$ cat run.sh
#!/bin/bash
# the make line also repeats each setting of config.mk as NAME=value (left out here)
make -C /OpenROAD-flow-scripts/flow DESIGN_CONFIG=/design/flow/config.mk WORK_HOME=/design/flow/orfs CLKGATE_MAP_FILE= finish
$ cat config.mk
export PLATFORM = sky130hd
export DESIGN_NAME = ALU_TOP
export DESIGN_NICKNAME = ALU_TOP
export VERILOG_FILES = /design/flow/design.v
export SDC_FILE = /design/flow/constraint.sdc
export NUM_CORES = 4
export LEC_CHECK = 0
export ABC_AREA = 1
export CAP_MARGIN = 5
export CELL_PAD_IN_SITES_GLOBAL_PLACEMENT = 0
export CORE_ASPECT_RATIO = 0.84
export CORE_MARGIN = 2
export CORE_UTILIZATION = 68
export MAX_ROUTING_LAYER = met4
export SLEW_MARGIN = 20
export TNS_END_PERCENT = 30
$ cat constraint.sdc
create_clock -name core_clock -period 52.8 [get_ports {clk}]
set_input_delay 10.5600 -clock core_clock [delete_from_list [all_inputs] [get_ports {clk}]]
set_output_delay 10.5600 -clock core_clock [all_outputs]
set_load 0.01 [all_outputs]
$ cat design.v
`timescale 1ns / 1ps
module decoder(
    input [1:0] in,
    output reg [3:0] out
    );
    always @(*) begin
        case(in)
            2'b00: out = 4'b1000;
            2'b01: out = 4'b0100;
            2'b10: out = 4'b0010;
            2'b11: out = 4'b0001;
        endcase
    end
endmodule
`timescale 1ns / 1ps
module ARITHMATIC_UNIT #(parameter width = 16)(
    input [width - 1:0] A,
    input [width - 1:0] B,
    input [1:0] ALU_FUN,
    input clk,rst,
    input Arith_Enable,
    output reg [width - 1:0] Arith_OUT,
    output reg Carry_OUT,
    output reg Arith_Flag
    );
    always@(posedge clk or negedge rst) begin
        if (!rst) begin
            Arith_OUT <= 0;
            Arith_Flag <= 0;
            Carry_OUT <= 0;        
        end
        else if (Arith_Enable) begin
            Arith_OUT <= 0;
            Carry_OUT <= 0;
            Arith_Flag <= 1;
            case (ALU_FUN)
                2'b00:
                begin
                    {Carry_OUT,Arith_OUT} <= A+B;
                end
                2'b01:
                begin
                    {Carry_OUT,Arith_OUT} <= A-B;
                end
                2'b10:
                begin
                    {Carry_OUT,Arith_OUT} <= A*B;
                end                
                2'b11:
                begin
                    {Carry_OUT,Arith_OUT} <= (B == 0) ? {1'b0, {width{1'b1}}} : A/B;
                end                
            endcase
        end
        else begin
            Arith_OUT <= 0;
            Arith_Flag <= 0;
            Carry_OUT <= 0;            
        end
    end
endmodule
`timescale 1ns / 1ps
module Logic_Unit #(parameter width = 16)(
    input [width - 1:0] A,
    input [width - 1:0] B,
    input [1:0] ALU_FUN,
    input clk,rst,
    input Logic_Enable,
    output reg [width - 1:0] Logic_OUT,
    output reg Logic_Flag
    );
 always@(posedge clk or negedge rst) begin
        if (!rst) begin
            Logic_OUT <= 0;
            Logic_Flag <= 0;
        end
        else if (Logic_Enable) begin
            Logic_OUT <= 0;
            Logic_Flag <= 1;
            case (ALU_FUN)
                2'b00:
                begin
                    Logic_OUT <= A&B;
                end
                2'b01:
                begin
                    Logic_OUT <= A|B;
                end
                2'b10:
                begin
                    Logic_OUT <= ~(A&B);
                end                
                2'b11:
                begin
                    Logic_OUT <= ~(A|B);
                end                
            endcase
        end
        else begin
            Logic_OUT <= 0;
            Logic_Flag <= 0;
        end
    end
endmodule
`timescale 1ns / 1ps
module CMP_Unit #(parameter width = 16)(
    input [width - 1:0] A,
    input [width - 1:0] B,
    input [1:0] ALU_FUN,
    input clk,rst,
    input CMP_Enable,
    output reg [width - 1:0] CMP_OUT,
    output reg CMP_Flag
    );
always@(posedge clk or negedge rst) begin
        if (!rst) begin
            CMP_OUT <= 0;
            CMP_Flag <= 0;
        end
        else if (CMP_Enable) begin
            CMP_OUT <= 0;
            CMP_Flag <= 1;
            case (ALU_FUN)
                2'b00:
                begin
                    CMP_OUT <= 0;
                end
                2'b01:
                begin
                    CMP_OUT <= (A==B);
                end
                2'b10:
                begin
                    CMP_OUT <= (A>B)? 2:0;
                end                
                2'b11:
                begin
                    CMP_OUT <= (A<B)? 3:0;
                end                
            endcase
        end
        else begin
            CMP_OUT <= 0;
            CMP_Flag <= 0;
        end
    end
endmodule
`timescale 1ns / 1ps
module Shift_Unit #(parameter width = 16)(
    input [width - 1:0] A,
    input [width - 1:0] B,
    input [1:0] ALU_FUN,
    input clk,rst,
    input Shift_Enable,
    output reg [width - 1:0] Shift_OUT,
    output reg Shift_Flag
    );
always@(posedge clk or negedge rst) begin
        if (!rst) begin
            Shift_OUT <= 0;
            Shift_Flag <= 0;
        end
        else if (Shift_Enable) begin
            Shift_OUT <= 0;
            Shift_Flag <= 1;
            case (ALU_FUN)
                2'b00:
                begin
                    Shift_OUT <= A>>1;
                end
                2'b01:
                begin
                    Shift_OUT <= A<<1;
                end
                2'b10:
                begin
                    Shift_OUT <= B>>1;
                end                
                2'b11:
                begin
                    Shift_OUT <= B<<1;
                end                
            endcase
        end
        else begin
            Shift_OUT <= 0;
            Shift_Flag <= 0;
        end
    end
endmodule
`timescale 1ns / 1ps
module ALU_TOP #(parameter width = 16)(
    input [width - 1:0] A,
    input [width - 1:0] B,
    input [3:0] ALU_FUN,
    input clk,rst,
    output  [width - 1:0] Arith_OUT,
    output  Carry_OUT,
    output  Arith_Flag,
    output  [width - 1:0] Logic_OUT,
    output  Logic_Flag,
    output  [width - 1:0] CMP_OUT,
    output  CMP_Flag,
    output  [width - 1:0] Shift_OUT,
    output  Shift_Flag
    );
wire [3:0] enables;
decoder d0 (ALU_FUN[3:2],enables);
ARITHMATIC_UNIT #(width) d1 (A,B,ALU_FUN[1:0],clk,rst,enables[3],Arith_OUT,Carry_OUT,Arith_Flag);
Logic_Unit #(width) d2 (A,B,ALU_FUN[1:0],clk,rst,enables[2],Logic_OUT,Logic_Flag);
CMP_Unit #(width) d3 (A,B,ALU_FUN[1:0],clk,rst,enables[1],CMP_OUT,CMP_Flag);
Shift_Unit #(width) d4 (A,B,ALU_FUN[1:0],clk,rst,enables[0],Shift_OUT,Shift_Flag);
endmodule
==> flow_summary.yaml, run 1 <==
# implementation run metrics
status:
  status: "complete, no violations"
logic_synthesis:
  ys_top_cells_by_area: "ha_1 (19%), nand2_1 (13%), fa_1 (12%), inv_1 (9.8%), dfrtp_1 (8.5%)"
  synth.logic.top_family: "adder cells"
  synth_chip_area_um2: 16260
  syn_inst: 2386
  edf_count: 0
  netlist_top_cells_count: "nand2_1 (544), inv_1 (424), ha_1 (251), a21oi_1 (158), o21ai_0 (134)"
  numSynthFlops: 55
  ys_cells: 2386
  ys_sh_xor_pct: 6.088
  synth_area_um2: 16260
  fa_ha_area_share_pct: 31.14
  most_common_cell: "nand2_1"
  synthArstFlopShare_pct: 100.0
  ys_warn_count: 5
  aoi_share_pct: 17.22
  top_cell_area_share_pct: 19.32
  ys_sh_mux_pct: 0
  flop_cell: "dfrtp_1"
  ys_sh_simple_pct: 23.62
  top_area_cell: "ha_1"
  synth_area_per_cell_um2: 6.813
  yosysUniqueCellTypes: 65
  ys_seq_share_pct: 8.466
clocking:
  cts_root_buf: "clkbuf_16"
  clk_pin_slew_ps: 90
  numCtsBuffers: 5
  hold_buffers: 0
  cts_tree: "yes"
  clockBufferDepth: 2
  cts.sinks: 55
  post-cts-setup-buffers: 0
  cts_resized: 0
  htreeDepth: 2
critical_path:
  arrival_ps: 40250
  crit_start: "B[0]"
  cpLargestDelayFamily: "AND-OR/OR-AND gates"
  cpPeakStageDelay_ps: 650
  worstSetupStartpointType: "input pin"
  worstPathMaxFanout: 24
  slowest_stage: "a21boi_2"
  critPathCaptureType: "flip-flop"
  critPathKind: "input pin to flip-flop"
  crit_required_ps: 52990
  worst-path-buf-inv: 35
  path_common_cell: "nand2_1"
  cp.depth: 211
  critPathCapture: "d1.Arith_OUT[0]$_DFF_PN0_"
drt:
  firstDrtPassIters: 6
  drcViolationCount: 0
  wirelength_um: 54480
  num_vias: 16692
  wl_met3_um: 7582
  wire_per_inst_um: 19.76
  drt-initial-drc-count: 1896
  viasPerCell: 6.054
  wl_met1_um: 21330
  wl_met2_um: 22850
  top_layer: "met4"
  ant_nets: 0
global_route:
  grt_max_degree: 56
  track_usage_pct: 44.12
  antenna_found_initial: 2
  grt_first_pass_wirelength_um: 84910
  overflow: 0
  grt_pass1_vias: 16125
sta:
  setup-violations-final: 0
  hold_viol_final: 0
  final-max-slew-violation-count: 0
  tightest_slew_ps: 955.0
  fin_crit_ps: 40060
  rsz0062_at_grt: "false"
  setup-tns-final_ps: 0
  fmax_ghz: 0.02496
  period_used_pct: 75.88
  worst_slack_ps: 12740
  relSlewSlack_pct: 36.10
place:
  place.gp.congestion: 1.069
  pre_cts_slack_ps: 12910
  place_hpwl_um: 41670
  placed_area_um2: 17370
  io_buffer_count: 92
power_and_ir_drop:
  power_frac_seq_pct: 10.0
  peakVddDrop_v: 0.00004104
  p_clk_share_pct: 8.2
  leakagePower_nw: 9.803
  swShare_pct: 54.53
  p_sw_mw: 0.2556
  combPwrFrac_pct: 81.8
  p_int_mw: 0.2131
  power_density_nw_per_um2: 26.74
  comb-power_mw: 0.384
  power_mw: 0.4688
  power_leader: "combinational cells"
  pg_seq_mw: 0.0467
  p_clk_mw: 0.0384
floorplan:
  die_x_um: 172.7
  dieHeight_um: 145.7
  die-area_um2: 25160
  fp-row-count: 51
  io_pins: 107
  fp_util_pct: 69.61
  coreArea_um2: 23350
layout:
  fillers: 1870
  fin_area_um2: 17530
  syn_to_final_growth_pct: 7.827
  fin_util_pct: 75.06
  fin_nets: 2821
  combGateArea_um2: 12750
  register_area_um2: 1376
job:
  warning_count: 63
  max_cap_viol_count: 0
min_path:
  hold_path_class: "input pin to asynchronous set/reset pin"
-- per-layer routing --
layer	vias up	track usage [%]
met5	-	-
met4	0	17.12
met3	232	12.17
met2	1096	66.27
met1	7666	56.61
li1	7698	-
-- through the flow --
| stage | std cells | hold slack [ps] |
|---|---|---|
| CTS | 2755 | 10420 |
| finish | 2757 | 10400 |
| detailed placement | 2747 | 10750 |
| global placement | 2747 | 10740 |
| global route | 2757 | 10480 |
| floorplan | 2400 | 10260 |
-- final cells by class --
class,count,share of cell area (%)
diodes,2,0.02855
multi-input cells,1802,72.72
inverters,446,9.579
repair buffers,126,6.681
well taps,318,2.270
clock inverters,3,0.1570
clock buffers,5,0.7138
flip-flops and latches,55,7.852
==> inputs of run 2 (changes only) <==
Settings changed: ABC_AREA 1 to default, CAP_MARGIN 5 to 25, CELL_PAD_IN_SITES_DETAIL_PLACEMENT from default to 1, CORE_ASPECT_RATIO 0.84 to default, CORE_UTILIZATION 68 to 55, CTS_CLUSTER_DIAMETER from default to 313, MAX_ROUTING_LAYER met4 to default, MIN_ROUTING_LAYER from default to met2, PLACE_DENSITY_LB_ADDON from default to 0.14.
Clock period 52.8 ns to 57.9 ns, I/O delays scaled along.
==> run 2 against run 1 <==
The flow now stops in 5_1_grt. Synthesized area grew 0.69%. Synthesized cell count shrank 12%. Die size grew 24%.
==> flow_summary.yaml, run 2 <==
# yosys + openroad results
logic_synthesis:
  ys_warn_count: 5
  top_area_cell: "ha_1"
  synth_area_per_cell_um2: 7.795
  ys_top_cells_by_area: "ha_1 (19%), fa_1 (12%), dfrtp_1 (8.4%), xnor2_1 (5.3%), nand2_1 (5.1%)"
  numSynthFlops: 55
  aoi_share_pct: 21.25
  ys_seq_share_pct: 8.408
  syn_inst: 2100
  synth.logic.top_family: "adder cells"
  synthArstFlopShare_pct: 100.0
  most_common_cell: "ha_1"
  ys_sh_xor_pct: 7.437
  synth_chip_area_um2: 16370
  top_cell_area_share_pct: 19.19
  flop_cell: "dfrtp_1"
  netlist_top_cells_count: "ha_1 (251), nand2_1 (221), nor2_1 (205), inv_1 (197), a21oi_1 (130)"
  ys_cells: 2100
  synth_area_um2: 16370
  ys_sh_simple_pct: 19.83
  fa_ha_area_share_pct: 30.93
  yosysUniqueCellTypes: 94
  ys_sh_mux_pct: 4.647
  edf_count: 0
clocking:
  post-cts-setup-buffers: 0
  numCtsBuffers: 5
  cts_root_buf: "clkbuf_16"
  cts.sinks: 55
  cts_resized: 0
  hold_buffers: 0
  htreeDepth: 2
  clockBufferDepth: 2
floorplan:
  io_pins: 107
  fp_util_pct: 55.53
  die_x_um: 176.5
  fp-row-count: 63
  dieHeight_um: 176.5
  coreArea_um2: 29480
  die-area_um2: 31160
place:
  dp_cells: 2528
  placed_area_um2: 17610
  place.gp.congestion: 1.097
  place_hpwl_um: 56390
  io_buffer_count: 92
status:
  status: "stopped before the end"
  failing_step: "5_1_grt"
  error: "[ERROR GRT-0116] Global routing finished with congestion. Check the congestion regions in the DRC Viewer."
global_route:
  track_usage_pct: 76.87
  overflow: 125
[run 2: per-stage QoR]
stage / total power [mW] / utilization (%) / setup slack (ps) / hold slack, ps
floorplan: 0.3270 / - / 19340 / 11280
global placement: 0.4327 / 59.74 / 14270 / 11540
detailed placement: 0.4664 / 59.74 / 12960 / 11560
CTS: 0.5146 / 60.38 / 13140 / 11220
[run 2: routing by layer]
layer	global-route usage, %	GRT overflow
met1	-	-
met2	82.28	21
met3	87.73	77
met4	52.17	16
met5	57.85	11
==> inputs of run 3 (changes only) <==
Settings changed: ABC_AREA from default to 1, CAP_MARGIN 25 to 5, CELL_PAD_IN_SITES_DETAIL_PLACEMENT 1 to default, CORE_ASPECT_RATIO from default to 0.53, CORE_UTILIZATION 55 to 65, CTS_CLUSTER_DIAMETER 313 to default, MAX_ROUTING_LAYER from default to met4, MIN_ROUTING_LAYER met2 to default, PLACE_DENSITY_LB_ADDON 0.14 to default.
Clock period 57.9 ns to 43.4 ns, I/O delays scaled along.
==> run 3 against run 2 <==
The run now finishes clean. Synthesized area fell by 0.69%. Die size fell by 15%. Synthesized cell count rose by 14%.
==> flow_summary.yaml, run 3 <==
# implementation run metrics
status:
  status: "complete, no violations"
logic_synthesis:
  ys_sh_simple_pct: 23.62
  synth_area_um2: 16260
  top_area_cell: "ha_1"
  ys_top_cells_by_area: "ha_1 (19%), nand2_1 (13%), fa_1 (12%), inv_1 (9.8%), dfrtp_1 (8.5%)"
  aoi_share_pct: 17.22
  syn_inst: 2386
  yosysUniqueCellTypes: 65
  top_cell_area_share_pct: 19.32
  synth_area_per_cell_um2: 6.813
  ys_cells: 2386
  fa_ha_area_share_pct: 31.14
  edf_count: 0
  numSynthFlops: 55
  netlist_top_cells_count: "nand2_1 (544), inv_1 (424), ha_1 (251), a21oi_1 (158), o21ai_0 (134)"
  synth.logic.top_family: "adder cells"
  ys_warn_count: 5
  ys_seq_share_pct: 8.466
  ys_sh_mux_pct: 0
  synthArstFlopShare_pct: 100.0
  ys_sh_xor_pct: 6.088
  synth_chip_area_um2: 16260
  most_common_cell: "nand2_1"
  flop_cell: "dfrtp_1"
clocking:
  cts_tree: "yes"
  hold_buffers: 0
  cts_root_buf: "clkbuf_16"
  cts.sinks: 55
  clk_pin_slew_ps: 80
  cts_resized: 0
  numCtsBuffers: 5
  clockBufferDepth: 2
  post-cts-setup-buffers: 0
  htreeDepth: 2
floorplan:
  coreArea_um2: 24750
  fp_util_pct: 65.68
  fp-row-count: 42
  io_pins: 107
  dieHeight_um: 119.1
  die_x_um: 221.2
  die-area_um2: 26360
drt:
  viasPerCell: 6.027
  firstDrtPassIters: 9
  antennaDiodeCount: 0
  num_vias: 16678
  drt-initial-drc-count: 2394
  drcViolationCount: 0
  ant_nets: 0
  wirelength_um: 57420
  wire_per_inst_um: 20.75
place:
  dp_cells: 2759
  io_buffer_count: 92
  place_hpwl_um: 44740
  place.gp.congestion: 1.043
  pre_cts_slack_ps: 4366
global_route:
  grt_first_pass_wirelength_um: 88510
  track_usage_pct: 44.53
  grt_max_degree: 56
  antenna_found_initial: 0
  grt_pass1_vias: 15632
  overflow: 0
layout:
  instances_no_fill: 2767
  syn_to_final_growth_pct: 8.112
  fin_nets: 2821
power_and_ir_drop:
  p_clk_share_pct: 9.1
  p_sw_mw: 0.3159
  swShare_pct: 53.76
  p_int_mw: 0.2717
  power_mw: 0.5877
  combPwrFrac_pct: 81.2
  p_clk_mw: 0.0536
  leakagePower_nw: 9.823
  power_frac_seq_pct: 9.7
  pg_seq_mw: 0.0569
  power_leader: "combinational cells"
  comb-power_mw: 0.477
  peakVddDrop_v: 0.00004052
  power_density_nw_per_um2: 33.44
critical_path:
  cpLargestDelayFamily: "AND-OR/OR-AND gates"
  crit_start: "B[0]"
  worstPathMaxFanout: 24
  crit_required_ps: 43560
  worst-path-buf-inv: 37
  arrival_ps: 39920
  critPathKind: "input pin to flip-flop"
  critPathCapture: "d1.Arith_OUT[0]$_DFF_PN0_"
  path_common_cell: "nand2_1"
  slowest_stage: "a21boi_2"
  cp.depth: 211
  critPathCaptureType: "flip-flop"
  worstSetupStartpointType: "input pin"
  cpPeakStageDelay_ps: 680
sta:
  fmax_ghz: 0.02515
  worst_slack_ps: 3645
  setup-violations-final: 0
  hold_viol_final: 0
  rsz0062_at_grt: "false"
  hold_slack_ps: 8530
  setup-tns-final_ps: 0
  final-max-slew-violation-count: 0
  fin_crit_ps: 39750
  tightest_slew_ps: 1252
  period_used_pct: 91.60
  relSlewSlack_pct: 15.67
min_path:
  hold_path_class: "input pin to asynchronous set/reset pin"
job:
  warning_count: 63
  max_cap_viol_count: 0
-- run 3: layer usage --
layer / GRT usage (%) / share of wire, % / vias to the layer above
met5: - / 0 / -
met4: 10.11 / 2.8 / 0
met3: 12.93 / 15 / 170
met2: 60.29 / 38 / 1207
met1: 64.74 / 43 / 7613
li1: - / - / 7688
-- run 3: area by class of cell --
class / count / area [um2]
multi-input combinational: 1802 / 12750
fill: 2105 / 7176
inverter: 446 / 1679
sequential: 55 / 1376
timing repair buffer: 126 / 1171
tap: 330 / 412.9
clock buffer: 6 / 128.9
clock inverter: 2 / 60.06
-- run 3: through the flow --
stage,util (%),instance area (um2)
5_1_grt,71.01,17580
3_5_place_dp,70.25,17390
4_1_cts,71.01,17580
2_1_floorplan,-,16310
6_report,71.01,17580
3_3_place_gp,70.25,17390
==> inputs of run 4 (changes only) <==
Settings changed: ABC_AREA 1 to 0, CAP_MARGIN 5 to 20, CELL_PAD_IN_SITES_GLOBAL_PLACEMENT 0 to default, CORE_ASPECT_RATIO 0.53 to default, CORE_UTILIZATION 65 to 71, CTS_CLUSTER_DIAMETER from default to 357, CTS_CLUSTER_SIZE from default to 93, MAX_ROUTING_LAYER met4 to default, PLACE_DENSITY from default to 0.36, SETUP_SLACK_MARGIN from default to 2.82, TNS_END_PERCENT 30 to default.
Clock period 43.4 ns to 12.0 ns, I/O delays scaled along.
==> run 4 against run 3 <==
The flow now stops in 4_1_cts. Die size fell by 7.9%. Synthesized cell count fell by 12%. Synthesized area up 0.69%.
==> flow_summary.yaml, run 4 <==
# yosys + openroad results
logic_synthesis:
  synth.logic.top_family: "adder cells"
  synth_area_per_cell_um2: 7.795
  ys_sh_xor_pct: 7.437
  edf_count: 0
  ys_seq_share_pct: 8.408
  netlist_top_cells_count: "ha_1 (251), nand2_1 (221), nor2_1 (205), inv_1 (197), a21oi_1 (130)"
  syn_inst: 2100
  aoi_share_pct: 21.25
  yosysUniqueCellTypes: 94
  ys_sh_mux_pct: 4.647
  top_cell_area_share_pct: 19.19
  flop_cell: "dfrtp_1"
  synth_chip_area_um2: 16370
  most_common_cell: "ha_1"
  fa_ha_area_share_pct: 30.93
  synthArstFlopShare_pct: 100.0
  ys_cells: 2100
  ys_sh_simple_pct: 19.83
  top_area_cell: "ha_1"
  synth_area_um2: 16370
  ys_warn_count: 5
  ys_top_cells_by_area: "ha_1 (19%), fa_1 (12%), dfrtp_1 (8.4%), xnor2_1 (5.3%), nand2_1 (5.1%)"
  numSynthFlops: 55
status:
  error: "[ERROR DPL-0038] Utilization greater than 100%, impossible to legalize"
  status: "stopped before the end"
  failing_step: "4_1_cts"
floorplan:
  die_x_um: 155.8
  fp_util_pct: 72.30
  die-area_um2: 24290
  coreArea_um2: 22640
  dieHeight_um: 155.8
  io_pins: 107
  fp-row-count: 55
place:
  place_hpwl_um: 62850
  place.gp.congestion: 1.097
  placed_area_um2: 21890
  io_buffer_count: 92
## run 4: through the flow
step | setup slack, ps | setup TNS [ps] | total power [mW] | instances
floorplan | -14280 | -69230 | 1.615 | 2114
global placement | -14550 | -71880 | 2.193 | 2926
detailed placement | -16970 | -87820 | 2.398 | 2926
==> inputs of run 5 (changes only) <==
Settings changed: ABC_AREA 0 to 1, CAP_MARGIN 20 to 5, CELL_PAD_IN_SITES_GLOBAL_PLACEMENT from default to 0, CORE_ASPECT_RATIO from default to 0.84, CORE_UTILIZATION 71 to 72, CTS_CLUSTER_DIAMETER 357 to default, CTS_CLUSTER_SIZE 93 to default, MAX_ROUTING_LAYER from default to met4, PLACE_DENSITY 0.36 to default, SETUP_SLACK_MARGIN 2.82 to 1.04, TNS_END_PERCENT from default to 30.
Clock period 12.0 ns to 41.0 ns, I/O delays scaled along.
==> run 5 against run 4 <==
The run now finishes clean. Die size fell by 2.0%. Synthesized cell count rose by 14%. Synthesized area fell by 0.69%.
==> flow_summary.yaml, run 5 <==
# implementation run metrics
place:
  place.gp.congestion: 1.068
  place_hpwl_um: 39890
  io_buffer_count: 92
  dp_cells: 2714
  placed_area_um2: 17320
critical_path:
  crit_required_ps: 41180
  critPathCapture: "d1.Arith_OUT[0]$_DFF_PN0_"
  slowest_stage: "clkdlybuf4s50_1"
  critPathKind: "input pin to flip-flop"
  arrival_ps: 37250
  crit_start: "B[0]"
  cpLargestDelayFamily: "simple AND/OR/NAND/NOR gates"
  worstPathMaxFanout: 24
  cp.depth: 212
  critPathCaptureType: "flip-flop"
  worst-path-buf-inv: 34
  worstSetupStartpointType: "input pin"
  cpPeakStageDelay_ps: 460
  path_common_cell: "nand2_1"
logic_synthesis:
  ys_sh_simple_pct: 23.62
  flop_cell: "dfrtp_1"
  netlist_top_cells_count: "nand2_1 (544), inv_1 (424), ha_1 (251), a21oi_1 (158), o21ai_0 (134)"
  synth_area_um2: 16260
  numSynthFlops: 55
  ys_seq_share_pct: 8.466
  ys_sh_xor_pct: 6.088
  fa_ha_area_share_pct: 31.14
  yosysUniqueCellTypes: 65
  synth.logic.top_family: "adder cells"
  most_common_cell: "nand2_1"
  synthArstFlopShare_pct: 100.0
  ys_cells: 2386
  top_cell_area_share_pct: 19.32
  synth_chip_area_um2: 16260
  top_area_cell: "ha_1"
  ys_sh_mux_pct: 0
  synth_area_per_cell_um2: 6.813
  aoi_share_pct: 17.22
  ys_warn_count: 5
  syn_inst: 2386
  ys_top_cells_by_area: "ha_1 (19%), nand2_1 (13%), fa_1 (12%), inv_1 (9.8%), dfrtp_1 (8.5%)"
  edf_count: 0
sta:
  period_used_pct: 90.40
  rsz0062_at_grt: "false"
  final-max-slew-violation-count: 0
  setup-tns-final_ps: 0
  hold_viol_final: 0
  relSlewSlack_pct: 33.99
  fin_crit_ps: 37070
  fmax_ghz: 0.02698
  setup-violations-final: 0
  tightest_slew_ps: 986.5
power_and_ir_drop:
  power_density_nw_per_um2: 33.65
  combPwrFrac_pct: 81.9
  power_leader: "combinational cells"
  comb-power_mw: 0.484
  power_frac_seq_pct: 10.2
  p_clk_mw: 0.0467
  peakVddDrop_v: 0.00003691
  p_sw_mw: 0.3188
  p_clk_share_pct: 7.9
  pg_seq_mw: 0.0602
  swShare_pct: 53.92
  p_int_mw: 0.2724
  leakagePower_nw: 9.845
layout:
  fin_area_um2: 17570
  instances_no_fill: 2732
  fin_nets: 2829
  fin_util_pct: 79.12
  syn_to_final_growth_pct: 8.081
floorplan:
  die_x_um: 168.0
  fp_util_pct: 73.20
  coreArea_um2: 22210
  io_pins: 107
  dieHeight_um: 141.7
  fp-row-count: 50
  die-area_um2: 23800
clocking:
  clockBufferDepth: 2
  numCtsBuffers: 5
  clk_pin_slew_ps: 80
  cts_tree: "yes"
  htreeDepth: 2
  cts.sinks: 55
  cts_root_buf: "clkbuf_16"
  hold_buffers: 0
global_route:
  grt.busiest_layer: "met2"
  antenna_found_initial: 0
  grt_pass1_vias: 16001
  grtUsageMet2_pct: 68.49
  track_usage_pct: 45.38
  use_met3_pct: 10.32
  grt_first_pass_wirelength_um: 82570
  use_met1_pct: 58.51
  grt_max_degree: 56
  overflow: 0
drt:
  viasPerCell: 6.108
  wirelength_um: 52500
  drt-initial-drc-count: 1841
  wire_per_inst_um: 19.22
  ant_nets: 0
  num_vias: 16686
  firstDrtPassIters: 8
  drcViolationCount: 0
job:
  max_cap_viol_count: 0
  warning_count: 63
min_path:
  hold_path_class: "input pin to asynchronous set/reset pin"
status:
  status: "complete, no violations"
-- run 5: area by class of cell --
class                      instances  area, um2
multi-input combinational       1802      12770
fill                            1652       4638
inverter                         446       1687
sequential                        55       1376
timing repair buffer             133       1224
tap                              286      357.8
clock buffer                       5      125.1
clock inverter                     3      23.77
timing repair inverter             1      5.005
antenna                            1      2.502
-- run 5: per-stage QoR --
| step | worst slack (ps) | hold slack (ps) | power, mW |
|---|---|---|---|
| 2_1_floorplan | 8827 | 7904 | 0.4170 |
| 3_3_place_gp | 4922 | 8377 | 0.5118 |
| 3_5_place_dp | 3260 | 8398 | 0.5300 |
| 4_1_cts | 3455 | 8070 | 0.5790 |
| 5_1_grt | 1130 | 8117 | 0.6496 |
| 6_report | 3934 | 8052 | 0.5912 |
-- run 5: routing by layer --
metal	vias up	part of all wire, %	wire length [um]
li1	7713	-	-
met4	0	5.5	2904
met3	273	14	7427
met1	7553	38	20090
met5	-	0	0
met2	1147	42	22070
-- run 5: what timing repair did --
| item | 4_1_cts | 5_1_grt |
|---|---|---|
| setup endpoints to repair | 0 | 1 |
| resized | 0 | 6 |
| buffers inserted | 0 | 8 |
==> inputs of run 6 (changes only) <==
Settings changed: CAP_MARGIN 5 to 40, CELL_PAD_IN_SITES_GLOBAL_PLACEMENT 0 to default, CORE_ASPECT_RATIO 0.84 to 1.0, CORE_UTILIZATION 72 to 28, CTS_CLUSTER_DIAMETER from default to 313, CTS_CLUSTER_SIZE from default to 45, GPL_ROUTABILITY_DRIVEN from default to 0, MAX_ROUTING_LAYER met4 to met5, SETUP_SLACK_MARGIN 1.04 to default, TNS_END_PERCENT 30 to 20.
Clock period 41.0 ns to 39.8 ns, I/O delays scaled along.
==> run 6 against run 5 <==
Critical path depth stayed put. Critical path type unchanged. Critical endpoint unchanged. Sequential share of layout area shrank 0.28 points. Sequential power rose by 3.7%.
==> flow_summary.yaml, run 6 <==
# implementation run metrics
critical_path:
  critPathCaptureType: "flip-flop"
  critPathCapture: "d1.Arith_OUT[0]$_DFF_PN0_"
  crit_start: "B[8]"
  arrival_ps: 36340
  crit_required_ps: 40000
  critPathKind: "input pin to flip-flop"
  worst-path-buf-inv: 35
  cpPeakStageDelay_ps: 840
  cp.depth: 212
  path_common_cell: "nand2_1"
  worstPathMaxFanout: 24
  slowest_stage: "clkdlybuf4s50_1"
  cpLargestDelayFamily: "simple AND/OR/NAND/NOR gates"
  worstSetupStartpointType: "input pin"
global_route:
  overflow: 0
  grt_first_pass_wirelength_um: 84220
  grt_max_degree: 56
  antenna_found_initial: 0
  track_usage_pct: 17.94
  grt_pass1_vias: 14973
sta:
  fmax_ghz: 0.02767
  period_used_pct: 90.80
  fin_crit_ps: 36140
  hold_viol_final: 0
  setup-tns-final_ps: 0
  final-max-slew-violation-count: 0
  rsz0062_at_grt: "false"
  setup-violations-final: 0
  hold_slack_ps: 7551
  tightest_slew_ps: 839.2
  relSlewSlack_pct: 43.99
logic_synthesis:
  ys_sh_mux_pct: 0
  synth_chip_area_um2: 16260
  ys_seq_share_pct: 8.466
  flop_cell: "dfrtp_1"
  yosysUniqueCellTypes: 65
  ys_warn_count: 5
  most_common_cell: "nand2_1"
  ys_top_cells_by_area: "ha_1 (19%), nand2_1 (13%), fa_1 (12%), inv_1 (9.8%), dfrtp_1 (8.5%)"
  synth_area_um2: 16260
  syn_inst: 2386
  aoi_share_pct: 17.22
  synth_area_per_cell_um2: 6.813
  ys_sh_simple_pct: 23.62
  netlist_top_cells_count: "nand2_1 (544), inv_1 (424), ha_1 (251), a21oi_1 (158), o21ai_0 (134)"
  synthArstFlopShare_pct: 100.0
  top_cell_area_share_pct: 19.32
  top_area_cell: "ha_1"
  numSynthFlops: 55
  fa_ha_area_share_pct: 31.14
  ys_sh_xor_pct: 6.088
  synth.logic.top_family: "adder cells"
  ys_cells: 2386
  edf_count: 0
place:
  place_hpwl_um: 41270
  dp_cells: 3195
  io_buffer_count: 92
floorplan:
  dieHeight_um: 245.0
  fp_util_pct: 28.23
  die_x_um: 245.0
  coreArea_um2: 57590
  io_pins: 107
  die-area_um2: 60000
  fp-row-count: 88
clocking:
  cts_tree: "yes"
  clockBufferDepth: 2
  numCtsBuffers: 5
  cts.sinks: 55
  clk_pin_slew_ps: 100
  cts_root_buf: "clkbuf_16"
  htreeDepth: 2
power_and_ir_drop:
  power_leader: "combinational cells"
  peakVddDrop_v: 0.00003477
  swShare_pct: 53.25
  p_clk_mw: 0.0508
  comb-power_mw: 0.486
  p_sw_mw: 0.3190
  power_mw: 0.5991
  power_frac_seq_pct: 10.4
  pg_seq_mw: 0.0624
  power_density_nw_per_um2: 32.88
  leakagePower_nw: 9.868
  p_clk_share_pct: 8.5
  combPwrFrac_pct: 81.1
  p_int_mw: 0.2801
layout:
  fillers: 6259
  syn_to_final_growth_pct: 12.08
  instances_no_fill: 3212
  fin_nets: 2831
min_path:
  hold_path_class: "input pin to asynchronous set/reset pin"
status:
  status: "complete, no violations"
drt:
  wirelength_um: 53380
  viasPerCell: 4.814
  firstDrtPassIters: 5
  wire_per_inst_um: 16.62
  ant_nets: 0
  num_vias: 15463
  drcViolationCount: 0
  antennaDiodeCount: 0
  drt-initial-drc-count: 1108
job:
  warning_count: 61
  max_cap_viol_count: 0
[run 6: area by class of cell]
class | instances | area, um2 | share of cell area [%]
multi-input cells | 1802 | 12770 | 70.08
inverters | 446 | 1694 | 9.298
flip-flops and latches | 55 | 1376 | 7.553
repair buffers | 135 | 1266 | 6.949
well taps | 765 | 957.2 | 5.253
clock buffers | 5 | 125.1 | 0.6867
clock inverters | 3 | 27.53 | 0.1511
repair inverters | 1 | 5.005 | 0.02747
[run 6: repair_timing]
item	in CTS	in global routing
endpoints found under the setup margin	0	1
resized	0	11
buffers inserted	0	7
hold buffers	0	0
[run 6: per-layer routing]
metal	part of all wire, %	GRT usage, %	vias up
li1	-	-	7724
met2	46	30.48	499
met5	0	0	-
met3	6.4	1.728	79
met4	2.9	4.824	0
met1	45	24.19	7161
[run 6: through the flow]
step           area (um2)  setup WS, ps  utilization [%]
3_5_place_dp        17950          2414            31.16
4_1_cts             18100          2689            31.43
5_1_grt             18220         135.8            31.64
2_1_floorplan       16310          7867                -
6_report            18220          3663            31.64
3_3_place_gp        17920          3370            31.13
==> inputs of run 7 (changes only) <==
Settings changed: ABC_AREA 1 to default, CAP_MARGIN 40 to 20, CELL_PAD_IN_SITES_GLOBAL_PLACEMENT from default to 3, CORE_ASPECT_RATIO 1.0 to default, CORE_UTILIZATION 28 to 40, CTS_CLUSTER_DIAMETER 313 to 391, CTS_CLUSTER_SIZE 45 to 38, GPL_ROUTABILITY_DRIVEN 0 to default, MAX_ROUTING_LAYER met5 to default, SLEW_MARGIN 20 to 0, TNS_END_PERCENT 20 to 5.
Clock period 39.8 ns to 33.0 ns, I/O delays scaled along.
==> run 7 against run 6 <==
Sequential power is 19% higher. Global-route usage increased by 13 points. Largest power group unchanged. Cell count decreased by 7.4%. Sequential share of layout area fell by 1.0 points. Final area rose by 15%. Synthesized area is 0.69% higher. Non-clock buffer count increased by 288. Hold slack lost 1100 ps. Core utilization up 20 points. Die size is 29% lower. Combinational power is 55% higher.
==> flow_summary.yaml, run 7 <==
# implementation run metrics
logic_synthesis:
  flop_cell: "dfrtp_1"
  ys_top_cells_by_area: "ha_1 (19%), fa_1 (12%), dfrtp_1 (8.4%), xnor2_1 (5.3%), nand2_1 (5.1%)"
  ys_sh_xor_pct: 7.437
  syn_inst: 2100
  synth_area_per_cell_um2: 7.795
  synth_chip_area_um2: 16370
  synthArstFlopShare_pct: 100.0
  synth.logic.top_family: "adder cells"
  netlist_top_cells_count: "ha_1 (251), nand2_1 (221), nor2_1 (205), inv_1 (197), a21oi_1 (130)"
  ys_warn_count: 5
  fa_ha_area_share_pct: 30.93
  ys_cells: 2100
  ys_sh_mux_pct: 4.647
  aoi_share_pct: 21.25
  edf_count: 0
  most_common_cell: "ha_1"
  numSynthFlops: 55
  yosysUniqueCellTypes: 94
  top_area_cell: "ha_1"
  synth_area_um2: 16370
  top_cell_area_share_pct: 19.19
  ys_sh_simple_pct: 19.83
  ys_seq_share_pct: 8.408
clocking:
  clockBufferDepth: 2
  cts_tree: "yes"
  htreeDepth: 2
  numCtsBuffers: 5
  cts.sinks: 55
  clk_pin_slew_ps: 80
  cts_root_buf: "clkbuf_16"
  hold_buffers: 0
drt:
  viasPerCell: 5.700
  drt-initial-drc-count: 1118
  wirelength_um: 66500
  firstDrtPassIters: 7
  ant_nets: 0
  num_vias: 16952
  antennaDiodeCount: 0
  drcViolationCount: 0
  wire_per_inst_um: 22.36
floorplan:
  io_pins: 107
  dieHeight_um: 206.3
  fp-row-count: 74
  fp_util_pct: 40.27
  die_x_um: 206.3
  coreArea_um2: 40650
  die-area_um2: 42560
global_route:
  use_met3_pct: 2.633
  overflow: 0
  track_usage_pct: 30.94
  use_met1_pct: 42.20
  antenna_found_initial: 1
  grt_pass1_vias: 16624
  grt_first_pass_wirelength_um: 99530
  grtUsageMet2_pct: 52.21
  grt_max_degree: 59
  grt.busiest_layer: "met2"
power_and_ir_drop:
  peakVddDrop_v: 0.00004687
  power_frac_seq_pct: 8.4
  pg_seq_mw: 0.0744
  leakagePower_nw: 9.920
  p_clk_mw: 0.0576
  power_density_nw_per_um2: 42.23
  p_sw_mw: 0.4464
  p_int_mw: 0.4399
  power_leader: "combinational cells"
  comb-power_mw: 0.754
  power_mw: 0.8863
  p_clk_share_pct: 6.5
  combPwrFrac_pct: 85.1
  swShare_pct: 50.37
layout:
  fin_util_pct: 51.63
  fin_nets: 2826
  syn_to_final_growth_pct: 28.21
min_path:
  hold_path_class: "input pin to asynchronous set/reset pin"
critical_path:
  worst-path-buf-inv: 13
  critPathCapture: "d1.Arith_OUT[0]$_DFF_PN0_"
  worstPathMaxFanout: 9
  slowest_stage: "clkdlybuf4s50_1"
  critPathKind: "input pin to flip-flop"
  worstSetupStartpointType: "input pin"
  cp.depth: 124
  crit_start: "B[12]"
  arrival_ps: 32140
  critPathCaptureType: "flip-flop"
  path_common_cell: "ha_1"
  crit_required_ps: 33190
  cpLargestDelayFamily: "AND-OR/OR-AND gates"
  cpPeakStageDelay_ps: 610
job:
  warning_count: 63
  max_cap_viol_count: 0
sta:
  fin_crit_ps: 31950
  tightest_slew_ps: 952.7
  final-max-slew-violation-count: 0
  period_used_pct: 96.82
  relSlewSlack_pct: 36.29
  hold_viol_final: 0
  setup-violations-final: 0
  fmax_ghz: 0.03130
status:
  status: "complete, no violations"
place:
  place_hpwl_um: 52300
  io_buffer_count: 92
  place.gp.congestion: 0.9153
-- run 7: per-layer routing --
metal,up-vias,wire length [um]
met5,-,0
met4,0,2163
met3,104,3928
met2,568,30790
met1,8251,29620
li1,8029,-
-- run 7: cell type report --
class,count,area [um2]
clock buffer,7,142.6
clock inverter,1,8.758
fill,4052,19660
inverter,202,763.2
multi-input combinational,1754,14610
sequential,55,1376
tap,532,665.6
timing repair buffer,423,3426
-- run 7: repair_timing --
| action | CTS | global route |
|---|---|---|
| endpoints found under the setup margin | 1 | 2 |
| pin swaps | 0 | 58 |
| buffers inserted | 1 | 26 |
| gates cloned | 0 | 1 |
| resized | 9 | 147 |
-- run 7: metrics by stage --
stage               cell area (um2)  hold slack [ps]  setup TNS [ps]  worst slack, ps  std cells
finish                        20990             6406               0             1049       2974
global route                  20990             6497          -172.1           -172.1       2974
CTS                           20030             6441               0            61.91       2947
detailed placement            19820             6774          -647.1           -647.1       2938
global placement              19820             6763               0            11.79       2938
floorplan                     16450             6304               0            54.48       2114
==> inputs of run 8 (changes only) <==
Settings changed: CAP_MARGIN 20 to 5, CELL_PAD_IN_SITES_DETAIL_PLACEMENT from default to 2, CELL_PAD_IN_SITES_GLOBAL_PLACEMENT 3 to default, CORE_ASPECT_RATIO from default to 0.51, CORE_MARGIN 2 to 3, CTS_CLUSTER_DIAMETER 391 to default, CTS_CLUSTER_SIZE 38 to 62, HOLD_SLACK_MARGIN from default to -0.02, MAX_ROUTING_LAYER from default to met4, MIN_ROUTING_LAYER from default to met2, SLEW_MARGIN 0 to 10, TNS_END_PERCENT 5 to 75.
Clock period 33.0 ns to 25.5 ns, I/O delays scaled along.
==> run 8 against run 7 <==
The flow now stops in 3_5_place_dp. Synthesized cell count stayed put. Synthesized area stayed put. Die size increased by 2.3%.
==> flow_summary.yaml, run 8 <==
# yosys + openroad results
status:
  status: "stopped before the end"
  error: "[ERROR DPL-0033] detailed placement checks failed during check placement."
  failing_step: "3_5_place_dp"
floorplan:
  fp-row-count: 52
  fp_util_pct: 40.91
  io_pins: 107
  die_x_um: 289.3
  dieHeight_um: 150.5
  coreArea_um2: 40010
  die-area_um2: 43530
logic_synthesis:
  synth.logic.top_family: "adder cells"
  top_area_cell: "ha_1"
  netlist_top_cells_count: "ha_1 (251), nand2_1 (221), nor2_1 (205), inv_1 (197), a21oi_1 (130)"
  synthArstFlopShare_pct: 100.0
  ys_top_cells_by_area: "ha_1 (19%), fa_1 (12%), dfrtp_1 (8.4%), xnor2_1 (5.3%), nand2_1 (5.1%)"
  ys_sh_mux_pct: 4.647
  synth_chip_area_um2: 16370
  flop_cell: "dfrtp_1"
  ys_cells: 2100
  most_common_cell: "ha_1"
  fa_ha_area_share_pct: 30.93
  synth_area_per_cell_um2: 7.795
  numSynthFlops: 55
  edf_count: 0
  ys_warn_count: 5
  yosysUniqueCellTypes: 94
  aoi_share_pct: 21.25
  ys_seq_share_pct: 8.408
  syn_inst: 2100
  ys_sh_xor_pct: 7.437
  top_cell_area_share_pct: 19.19
  ys_sh_simple_pct: 19.83
  synth_area_um2: 16370
place:
  io_buffer_count: 92
  place.gp.congestion: 1.076
run 8: metrics by stage:
stage | worst slack (ps) | TNS [ps] | cells | hold WS (ps)
after floorplan | -3478 | -5891 | 2114 | 4804
after global placement | -5534 | -12430 | 3200 | 5307
Power is estimated from default activity; no workload was simulated.
